## run 1
// top
module top(
        clk, reset, up, down, hsync, vsync, rgb, pmod_switch, pause_switch,
         MISO, SW, SS, MOSI, SCLK, LED, an, seg
    );
clock: 6.55 ns
lec_check: 0
cap_margin: 35
cell_pad_in_sites_detail_placement: 0
core_aspect_ratio: 0.9
core_margin: 2
core_utilization: 72
cts_cluster_size: 79
gpl_routability_driven: 0
gpl_timing_driven: 1
min_routing_layer: met1
place_density_lb_addon: 0.01
slew_margin: 0
tns_end_percent: 40
run.sh (not shown) runs the stock make flow with config.mk's settings and CLKGATE_MAP_FILE=.
Every stage of the flow completed for run 1, and the final layout passed the timing, design-rule and antenna checks.
Input-level comparison between run 2 and run 1:
- an added PLACE_DENSITY of 0.38
- a deleted CORE_ASPECT_RATIO that had been 0.9
- a deleted PLACE_DENSITY_LB_ADDON that had been 0.01
- a deleted TNS_END_PERCENT that had been 40
- a deleted CTS_CLUSTER_SIZE that had been 79
- a change of the clock period (ns, I/O delays scaled along) from 6.55 to 7.53
==> results <==
Cmp run 1 and run 2 / proportion of power drawn by the clock network / higher: run 2
On run 2: period utilization is 10 points lower than what run 1 gave.
Note that the power recorded for run 2 amounts to 0.879 times the value seen in run 1.
Worst setup slack in run 2 vs run 1: up 1.06 ns
Diff run 1 -> run 2: layout overhead on the synthesized area went up 0.23 points; total via count after detailed routing lower.
For power of the sequential group, dividing the value from run 2 by the value from run 1 gives 0.870.
Changes observed in run 2 relative to run 1: amount of wire on met3 after detailed routing has decreased; cell depth of the worst setup path has increased.
#### Input delta (run 3 over run 2)
- a change of PLACE_DENSITY from 0.38 to 0.63
- an added ABC_AREA of 1
- a change of the clock period (ns, I/O delays scaled along) from 7.53 to 2.95
The number of buffers inserted during clock tree synthesis in run 3 was higher than what run 2 gave.
Of run 2 and run 3, just one finished clean: run 2.
Run 3 completed end to end; final checks failed (setup timing).
Against run 2, run 3 comes in about 20% higher on post-layout instance count excluding filler cells.
The share of synthesized area spent on multiplexers of run 3 is lower than that of run 2.
Lower number of buffers other than clock buffers in the final layout was reported by run 2, not run 3.
Looking at final wirelength, run 3 sits above run 2.
Lower clock network power share was reported by run 3, not run 2.
Run 2 ended up with sky130_fd_sc_hd__dfxtp_1 as its master of the slowest instance on the critical path; run 3 ended up with sky130_fd_sc_hd__ha_1.
The inputs of run 4 differ from those of run 3 as listed below.
- CORE_UTILIZATION changed from 72 to 64
- SLEW_MARGIN changed from 0 to 20
- ABC_AREA removed (was 1)
- CAP_MARGIN changed from 35 to 20
- GPL_TIMING_DRIVEN removed (was 1)
- PLACE_DENSITY removed (was 0.63)
- CELL_PAD_IN_SITES_DETAIL_PLACEMENT removed (was 0)
- MIN_ROUTING_LAYER removed (was met1)
- GPL_ROUTABILITY_DRIVEN removed (was 0)
- the clock period (ns, I/O delays scaled along) changed from 2.95 to 5.14
[summary]
Run 4 did not stop at any stage, and its layout met the timing, design-rule and antenna checks. Measured against each other, run 3 and run 4 differ in area fraction in and, or, nand and nor cells after synthesis, the higher figure coming from run 3. Cell area | run 4 vs run 3 | run 4 smaller. The final reports for run 4 and run 3 show synthesized instance count lower in the former. Clock power is lower on run 4. As of run 4, maximum frequency had fallen by more than a quarter compared to run 3. In run 4, the via count came out 1850 below the value in run 3.
> inputs changed (run 4 -> run 5)
- an added CTS_CLUSTER_DIAMETER of 207
- an added ABC_AREA of 1
- a change of CORE_UTILIZATION from 64 to 72
- an added PLACE_DENSITY of 0.35
- a change of the clock period (ns, I/O delays scaled along) from 5.14 to 2.84
Findings:
STATUS run=run 5 STAGES=ALL_DONE FINAL_CHECKS=FAILED CAUSE=setup timing. Per the comparison of run 5 with run 4, placement-stage worst setup slack -0.85 ns, internal power +about 75%, final critical path time including I/O delays and setup -1.26 ns, chip area in the Yosys report +130 um^2. Relative to run 4, number of setup violations in the final report has gone up in run 5. Relative to run 4, iteration tally of the first detailed-router pass increased by 9 in run 5. Higher post-route setup TNS among run 4 and run 5: run 4.

top again, from the RTL that the note above started with.
make LEC_CHECK=0 CAP_MARGIN=35 CELL_PAD_IN_SITES_DETAIL_PLACEMENT=0 CORE_MARGIN=6 CORE_UTILIZATION=65 GPL_ROUTABILITY_DRIVEN=0 GPL_TIMING_DRIVEN=1 MIN_ROUTING_LAYER=met1 PLACE_DENSITY=0.38 SLEW_MARGIN=0 finish   # period 7.53 ns
The first run passed the timing, design-rule and antenna checks.
==> next run, changes <==
- CORE_MARGIN: 6 -> 2
- CORE_UTILIZATION: 65 -> 72
- PLACE_DENSITY: 0.38 -> default
- SETUP_SLACK_MARGIN: default -> -0.43
- clock period: 7.53 -> 5.6 ns (I/O delays scaled with it)
Register-to-register slack got worse by 1.9 ns.
Worst setup slack is worse by 1.9 ns.
Synthesized cell count stays the same.
Fmax went up by 0.56%.
Clock power increases by 46%.
Sequential power climbs by 34%.
Routed wire length came out higher by 4.1%.
First-iteration DRC count increases by 16%.
Core utilization climbs by 8.7 points.
Final cell count goes down by 0.89%.
Non-clock buffer count is unchanged.
==> next run, changes <==
- CAP_MARGIN: 35 -> 20
- CELL_PAD_IN_SITES_DETAIL_PLACEMENT: 0 -> default
- CORE_UTILIZATION: 72 -> 17
- GPL_ROUTABILITY_DRIVEN: 0 -> default
- GPL_TIMING_DRIVEN: 1 -> default
- MIN_ROUTING_LAYER: met1 -> default
- SETUP_SLACK_MARGIN: -0.43 -> default
- SLEW_MARGIN: 0 -> 20
- clock period: 5.6 -> 13.7 ns (I/O delays scaled with it)
=>
- clock skew went up by 0.0079 ns
- first-iteration DRC count is lower by 16%
- area after synthesis stays the same
- core utilization decreases by 61 points
- hold slack barely changes
- final area went up by about 6%
- sequential power is lower by about 60%
- power goes down by about 60%
==> next run, changes <==
- ABC_AREA: default -> 1
- CORE_UTILIZATION: 17 -> 70
- CTS_CLUSTER_DIAMETER: default -> 207
- clock period: 13.7 -> 2.99 ns (I/O delays scaled with it)
Via count increases by 18%.
Synthesized cell count climbs by 19%.
Setup slack is worse by 6.9 ns.
==> next run, changes <==
- ABC_AREA: 1 -> default
- CORE_UTILIZATION: 70 -> 40
- CTS_CLUSTER_DIAMETER: 207 -> default
- clock period: 2.99 -> 5.88 ns (I/O delays scaled with it)
Outcome: The new run completed with no timing, DRC or antenna violations. Worst setup slack gains 1.3 ns. Combinational power is lower by well over a third. Sequential share of layout area goes up by 1.2 points. Flip-flop count does not change. Total power fell by well over a third. Via count fell by about a fifth. Utilization drops by 37 points.

== build 45 ==
top again, from the RTL that the note above started with.
export LEC_CHECK = 0
export CAP_MARGIN = 20
export CORE_MARGIN = 2
export CORE_UTILIZATION = 72
export CTS_CLUSTER_DIAMETER = 54
export PLACE_DENSITY = 0.35
export SETUP_SLACK_MARGIN = -0.55
export SLEW_MARGIN = 20
create_clock -name core_clock -period 7.06 [get_ports {clk}]
Input changes introduced in build 5 (baseline for comparison: build 45):
# build 45
export LEC_CHECK = 0
export CAP_MARGIN = 20
export CORE_MARGIN = 2
export CORE_UTILIZATION = 72
export CTS_CLUSTER_DIAMETER = 54
export PLACE_DENSITY = 0.35
export SETUP_SLACK_MARGIN = -0.55
export SLEW_MARGIN = 20
create_clock -name core_clock -period 7.06 [get_ports {clk}]
# build 5
export LEC_CHECK = 0
export CAP_MARGIN = 0
export CORE_MARGIN = 2
export CORE_UTILIZATION = 72
export CTS_CLUSTER_DIAMETER = 54
export HOLD_SLACK_MARGIN = -0.09
export PLACE_DENSITY = 0.35
export SETUP_SLACK_MARGIN = -0.55
export SLEW_MARGIN = 20
create_clock -name core_clock -period 5.81 [get_ports {clk}]
==> comparison <==
- The instance area after placement on build 5 is in line with that on build 45.
- In build 5, the combined global-route utilization of all metal layers came out 0.66 points above the value in build 45.
- Required time of the critical path, build 5 and build 45, higher one = build 45.
- Re chip area estimate from yosys synthesis: no difference whatsoever between build 45 and build 5.
- Build 5 vs. build 45: post-detailed-route wirelength per cell increased by about 2% relative to the old numbers, clock-buffer cell count grew by 3.
- Cmp build 5 and build 45 / hold slack / higher: build 5
- Compared with build 45, in build 5 post-route standard cell area excluding fillers closely matched the old numbers, met3 usage now sits higher.
Input changes introduced in build 34 (baseline for comparison: build 5):
# build 5
export LEC_CHECK = 0
export CAP_MARGIN = 0
export CORE_MARGIN = 2
export CORE_UTILIZATION = 72
export CTS_CLUSTER_DIAMETER = 54
export HOLD_SLACK_MARGIN = -0.09
export PLACE_DENSITY = 0.35
export SETUP_SLACK_MARGIN = -0.55
export SLEW_MARGIN = 20
create_clock -name core_clock -period 5.81 [get_ports {clk}]
# build 34
export LEC_CHECK = 0
export CAP_MARGIN = 20
export CORE_MARGIN = 2
export CORE_UTILIZATION = 69
export CTS_CLUSTER_DIAMETER = 54
export SETUP_SLACK_MARGIN = 0.76
export SLEW_MARGIN = 20
create_clock -name core_clock -period 7.06 [get_ports {clk}]
### Flow results
From build 5 to build 34 the numbers moved as follows: first-pass GRT wire length decreased by about 2.6% relative to the old numbers, final cell count increased by 8 relative to the old numbers, die outline area increased by 4.2% relative to the old numbers. Number of clock buffers inserted by TritonCTS was higher in build 5 than in build 34. | total standard cell area after synthesis | build 5 vs build 34 | ≈ equal |.
--- input diff build 34..build 23 ---
# build 34
export LEC_CHECK = 0
export CAP_MARGIN = 20
export CORE_MARGIN = 2
export CORE_UTILIZATION = 69
export CTS_CLUSTER_DIAMETER = 54
export SETUP_SLACK_MARGIN = 0.76
export SLEW_MARGIN = 20
create_clock -name core_clock -period 7.06 [get_ports {clk}]
# build 23
export LEC_CHECK = 0
export ABC_AREA = 1
export CAP_MARGIN = 20
export CORE_MARGIN = 2
export CORE_UTILIZATION = 72
export PLACE_DENSITY = 0.38
export SLEW_MARGIN = 20
create_clock -name core_clock -period 2.84 [get_ports {clk}]
Findings:
Of build 34 and build 23, just one finished clean: build 34. Build 23 had finished all stages when the layout checks came back failing, citing setup timing. Last element of the critical path = gs.r_dig2[3]: build 34; last element of the critical path = gs.r_dig2[1]: build 23. Build 23 improves on build 34 in total die area. Build 23 — count of distinct cell types in the synthesized netlist about 36% lower, build 34 as reference. Power after layout in build 23 is 140% higher than in build 34. Build 23 vs build 34, final area went up by 5.8%. Between build 34 and build 23, the flow reports leakage power total increasing by more than 10%.

top again, from the RTL that the note above started with.
// top
module top(
        clk, reset, up, down, hsync, vsync, rgb, pmod_switch, pause_switch,
         MISO, SW, SS, MOSI, SCLK, LED, an, seg
    );
     input clk;
     input reset;
     input up;
     input down;
     input pmod_switch;
     input pause_switch;
     output hsync;
     output vsync;
     output [11:0] rgb;
     input MISO;					 
     input [2:0] SW;             
     output SS;                     
     output MOSI;                 
     output SCLK;                 
     output [2:0] LED;			 
     output [3:0] an;			 
     output [6:0] seg;             
     wire w_reset, w_up, w_down, w_vid_on, w_p_tick;
     wire [9:0] w_x, w_y;
     reg [11:0] rgb_reg;
     wire [11:0] rgb_next;
     wire SS;						 
     wire MOSI;                     
     wire SCLK;                     
     reg [2:0] LED;                 
     wire [3:0] an;                 
     wire [6:0] seg;             
     wire [7:0] sndData;
     wire sndRec;
     wire [39:0] jstkData;
     wire [9:0] posData;
     wire score;
     wire [3:0] dig0, dig1, dig2, dig3;
     reg d_inc, d_clr;
     PmodJSTK PmodJSTK_Int(
             .CLK(clk),
             .RST(reset),
             .sndRec(sndRec),
             .DIN(sndData),
             .MISO(MISO),
             .SS(SS),
             .SCLK(SCLK),
             .MOSI(MOSI),
             .DOUT(jstkData)
                 );
  ...
make LEC_CHECK=0 CAP_MARGIN=20 CELL_PAD_IN_SITES_GLOBAL_PLACEMENT=3 CORE_MARGIN=2 CORE_UTILIZATION=42 CTS_CLUSTER_SIZE=92 GPL_ROUTABILITY_DRIVEN=0 HOLD_SLACK_MARGIN=0.12 MAX_ROUTING_LAYER=met4 MIN_ROUTING_LAYER=met1 SLEW_MARGIN=20 TNS_END_PERCENT=30 finish   # period 6.97 ns
Rerun with:
Settings changed: ABC_AREA set to 1, CELL_PAD_IN_SITES_GLOBAL_PLACEMENT 3 to not set, CORE_UTILIZATION 42 to 72, CTS_CLUSTER_SIZE 92 to not set, GPL_ROUTABILITY_DRIVEN 0 to not set, HOLD_SLACK_MARGIN 0.12 to not set, MAX_ROUTING_LAYER met4 to not set, MIN_ROUTING_LAYER met1 to not set, PLACE_DENSITY_LB_ADDON set to 0.29, TNS_END_PERCENT 30 to not set.
Clock period 6.97 ns to 2.84 ns, I/O delays scaled along.
Outcome:
- This time the run ran to the end with violations: setup timing
- first-iteration DRC count is higher by about 140%
- final area is higher by about 3.4%
- power is higher by 130%
- hold slack got worse by 0.0079 ns
- worst setup slack got worse by 2.8 ns
Rerun with:
Settings changed: CORE_UTILIZATION 72 to 70, CTS_CLUSTER_DIAMETER set to 28, PLACE_DENSITY_LB_ADDON 0.29 to not set, SETUP_SLACK_MARGIN set to 0.82.
Result: With this change the flow failed in clock tree synthesis (DPL-0033); synthesized cell count stays the same; die area rises by a few percent; area after synthesis does not change.
Rerun with:
Settings changed: ABC_AREA 1 to not set, CORE_UTILIZATION 70 to 40, CTS_CLUSTER_DIAMETER 28 to not set, SETUP_SLACK_MARGIN 0.82 to not set.
Clock period 2.84 ns to 5.12 ns, I/O delays scaled along.
The new run went through all stages and came out clean; area after synthesis goes down by 0.89%; synthesized cell count goes down by about 16%; die area goes up by about 70%.
Rerun with:
Settings changed: CORE_UTILIZATION 40 to 50, CTS_CLUSTER_SIZE set to 95.
Clock period 5.12 ns to 6.15 ns, I/O delays scaled along.
Effect: Global-route usage went up by 4.0 points. Non-clock buffer count went down by 2. Setup slack improves by 1.1 ns. Worst hold slack is about the same. Clock power went down by 16%. Die size went down by 20%. Wire length went down by 0.35%. Combinational power went down by 16%. Fmax went up by 0.65%. Synthesized area stays the same. Sequential power went down by 17%.

top again, from the RTL that the note above started with.
clock: 2.84 ns
lec_check: 0
abc_area: 1
cap_margin: 20
core_margin: 2
core_utilization: 72
cts_cluster_diameter: 366
cts_cluster_size: 15
hold_slack_margin: -0.1
place_density: 0.74
setup_slack_margin: 0.27
slew_margin: 20
The baseline completed and failed the layout checks on setup timing.
==> next run, changes <==
- CORE_UTILIZATION: 72 -> 70
- CTS_CLUSTER_DIAMETER: 366 -> default
- HOLD_SLACK_MARGIN: -0.1 -> default
- SETUP_SLACK_MARGIN: 0.27 -> 0.5
- clock period: 2.84 -> 3.48 ns (I/O delays scaled with it)
This time the run produced a clean layout.
Wire length is about the same.
Clock power climbs by about a fifth.
Setup slack gets better by 660 ps.
Power is lower by a few percent.
Sequential share of layout area increases by 0.41 points.
Area after synthesis stays the same.
Die size rose by a few percent.
Worst hold slack is about the same.
Clock skew came out lower by 4.7 ps.
==> next run, changes <==
- CORE_UTILIZATION: 70 -> 72
- CTS_CLUSTER_SIZE: 15 -> default
- PLACE_DENSITY: 0.74 -> default
- SETUP_SLACK_MARGIN: 0.5 -> 0.46
- clock period: 3.48 -> 3.11 ns (I/O delays scaled with it)
Critical path depth increases by 1. Setup slack degrades by 240 ps. Synthesized cell count is unchanged. Clock power increases by about 4%. Non-clock buffer count increases by 24. Total power increases by 8.3%.
==> next run, changes <==
- CTS_CLUSTER_SIZE: default -> 100
- PLACE_DENSITY: default -> 0.35
- clock period: 3.11 -> 2.9 ns (I/O delays scaled with it)
The changed run finished but failed the layout checks on setup timing.
Count of clock-buffer cells in the layout climbs by 3.
Total power climbs by 5.4%.
Utilization climbs by 3.9 points.
Fmax drops by 8.5%.
Critical path depth does not change.
Area after synthesis stays the same.
Sequential power climbs by 7.4%.
Wire length climbs by 24%.
Via count climbs by 10%.
Global-route usage climbs by 3.9 points.
Final cell count climbs by 2.6%.

wip/tundra:
Starting RTL as in the previous note.
clock: 7.53 ns
lec_check: 0
cap_margin: 35
cell_pad_in_sites_detail_placement: 0
core_aspect_ratio: 0.91
core_margin: 2
core_utilization: 72
cts_cluster_size: 72
gpl_routability_driven: 0
gpl_timing_driven: 1
min_routing_layer: met1
place_density: 0.38
setup_slack_margin: 1.95
slew_margin: 0
### wip/tundra -> wip/indigo
# wip/tundra
export LEC_CHECK = 0
export CAP_MARGIN = 35
export CELL_PAD_IN_SITES_DETAIL_PLACEMENT = 0
export CORE_ASPECT_RATIO = 0.91
export CORE_MARGIN = 2
export CORE_UTILIZATION = 72
export CTS_CLUSTER_SIZE = 72
export GPL_ROUTABILITY_DRIVEN = 0
export GPL_TIMING_DRIVEN = 1
export MIN_ROUTING_LAYER = met1
export PLACE_DENSITY = 0.38
export SETUP_SLACK_MARGIN = 1.95
export SLEW_MARGIN = 0
create_clock -name core_clock -period 7.53 [get_ports {clk}]
# wip/indigo
export LEC_CHECK = 0
export ABC_AREA = 1
export CAP_MARGIN = 0
export CELL_PAD_IN_SITES_DETAIL_PLACEMENT = 0
export CORE_MARGIN = 2
export CORE_UTILIZATION = 72
export GPL_ROUTABILITY_DRIVEN = 0
export GPL_TIMING_DRIVEN = 1
export MIN_ROUTING_LAYER = met1
export PLACE_DENSITY = 0.63
export SETUP_SLACK_MARGIN = 0.39
export SLEW_MARGIN = 40
create_clock -name core_clock -period 2.95 [get_ports {clk}]
### Flow results
From the logs: wip/indigo reached the end of the flow and failed the layout checks with setup timing.
Summary of wip/indigo over wip/tundra: slew at the pin closest to its max-slew limit down 88 ps, overall fraction of global-route tracks in use up 2.6 points.
Compared with wip/tundra, wip/indigo shows total chip power higher by about 160%.
Run comparison: wip/tundra last element of the critical path gs.r_dig2[3]; wip/indigo last element of the critical path gs.r_dig2[0]
In wip/indigo relative to wip/tundra, number of fill cells in the layout had gone down by a little under 10%.
Of wip/tundra and wip/indigo, the run reporting the lower fraction of met1 tracks used by global routing was wip/tundra.
wip/indigo vs. wip/tundra: final period utilization up 41 points; number of global-route vias before repair shows an increase of 14%.
### wip/indigo -> wip/xenon
# wip/indigo
export LEC_CHECK = 0
export ABC_AREA = 1
export CAP_MARGIN = 0
export CELL_PAD_IN_SITES_DETAIL_PLACEMENT = 0
export CORE_MARGIN = 2
export CORE_UTILIZATION = 72
export GPL_ROUTABILITY_DRIVEN = 0
export GPL_TIMING_DRIVEN = 1
export MIN_ROUTING_LAYER = met1
export PLACE_DENSITY = 0.63
export SETUP_SLACK_MARGIN = 0.39
export SLEW_MARGIN = 40
create_clock -name core_clock -period 2.95 [get_ports {clk}]
# wip/xenon
export LEC_CHECK = 0
export CAP_MARGIN = 35
export CELL_PAD_IN_SITES_DETAIL_PLACEMENT = 0
export CORE_MARGIN = 2
export CORE_UTILIZATION = 72
export CTS_CLUSTER_SIZE = 79
export GPL_ROUTABILITY_DRIVEN = 0
export GPL_TIMING_DRIVEN = 1
export MIN_ROUTING_LAYER = met1
export PLACE_DENSITY_LB_ADDON = 0.01
export SLEW_MARGIN = 0
create_clock -name core_clock -period 6.93 [get_ports {clk}]
### Flow results
Global-route wire length before repair shrinks by a little under 10% when moving from wip/indigo to wip/xenon.
In wip/xenon the number of instances in the synthesized netlist turned out 16% lower than in wip/indigo.
The final reports for wip/xenon and wip/indigo show global-route usage lower in the former.
Diff wip/indigo -> wip/xenon: synthesized-area fraction occupied by and/or/nand/nor cells dropped 4.2 points; detail-routed via count per cell +about 4.4%.
Looking at the reports, wip/xenon completed the entire flow and the layout it produced met the timing, design-rule and antenna checks.
Edits applied to the flow inputs when going from wip/xenon to wip/garnet:
# wip/xenon
export LEC_CHECK = 0
export CAP_MARGIN = 35
export CELL_PAD_IN_SITES_DETAIL_PLACEMENT = 0
export CORE_MARGIN = 2
export CORE_UTILIZATION = 72
export CTS_CLUSTER_SIZE = 79
export GPL_ROUTABILITY_DRIVEN = 0
export GPL_TIMING_DRIVEN = 1
export MIN_ROUTING_LAYER = met1
export PLACE_DENSITY_LB_ADDON = 0.01
export SLEW_MARGIN = 0
create_clock -name core_clock -period 6.93 [get_ports {clk}]
# wip/garnet
export LEC_CHECK = 0
export ABC_AREA = 1
export CAP_MARGIN = 20
export CORE_MARGIN = 2
export CORE_UTILIZATION = 72
export CTS_CLUSTER_DIAMETER = 355
export CTS_CLUSTER_SIZE = 14
export PLACE_DENSITY_LB_ADDON = 0.01
export SLEW_MARGIN = 20
create_clock -name core_clock -period 2.84 [get_ports {clk}]
==> results <==
- wip/garnet: flow complete, layout not clean; failing: setup timing
- Relative to wip/xenon, synthesized cell count has increased by about 19% in wip/garnet.
- wip/garnet gives less worst slack at placement than wip/xenon did.
- Final-report max-slew violation count: wip/garnet vs wip/xenon identical
- Register-to-register path setup slack: wip/garnet vs wip/xenon down 2470 ps
- Looking only at number of iterations in the first detailed-routing pass, and setting everything else aside, the higher value of wip/garnet and wip/xenon goes to wip/xenon.
- Row clock-buffer cell count: wip/garnet lower / wip/xenon higher
- wip/garnet against wip/xenon: layout overhead on the synthesized area increased 4.3 points, setup slack decreased 2470 ps.
Power is estimated from default activity; no workload was simulated.
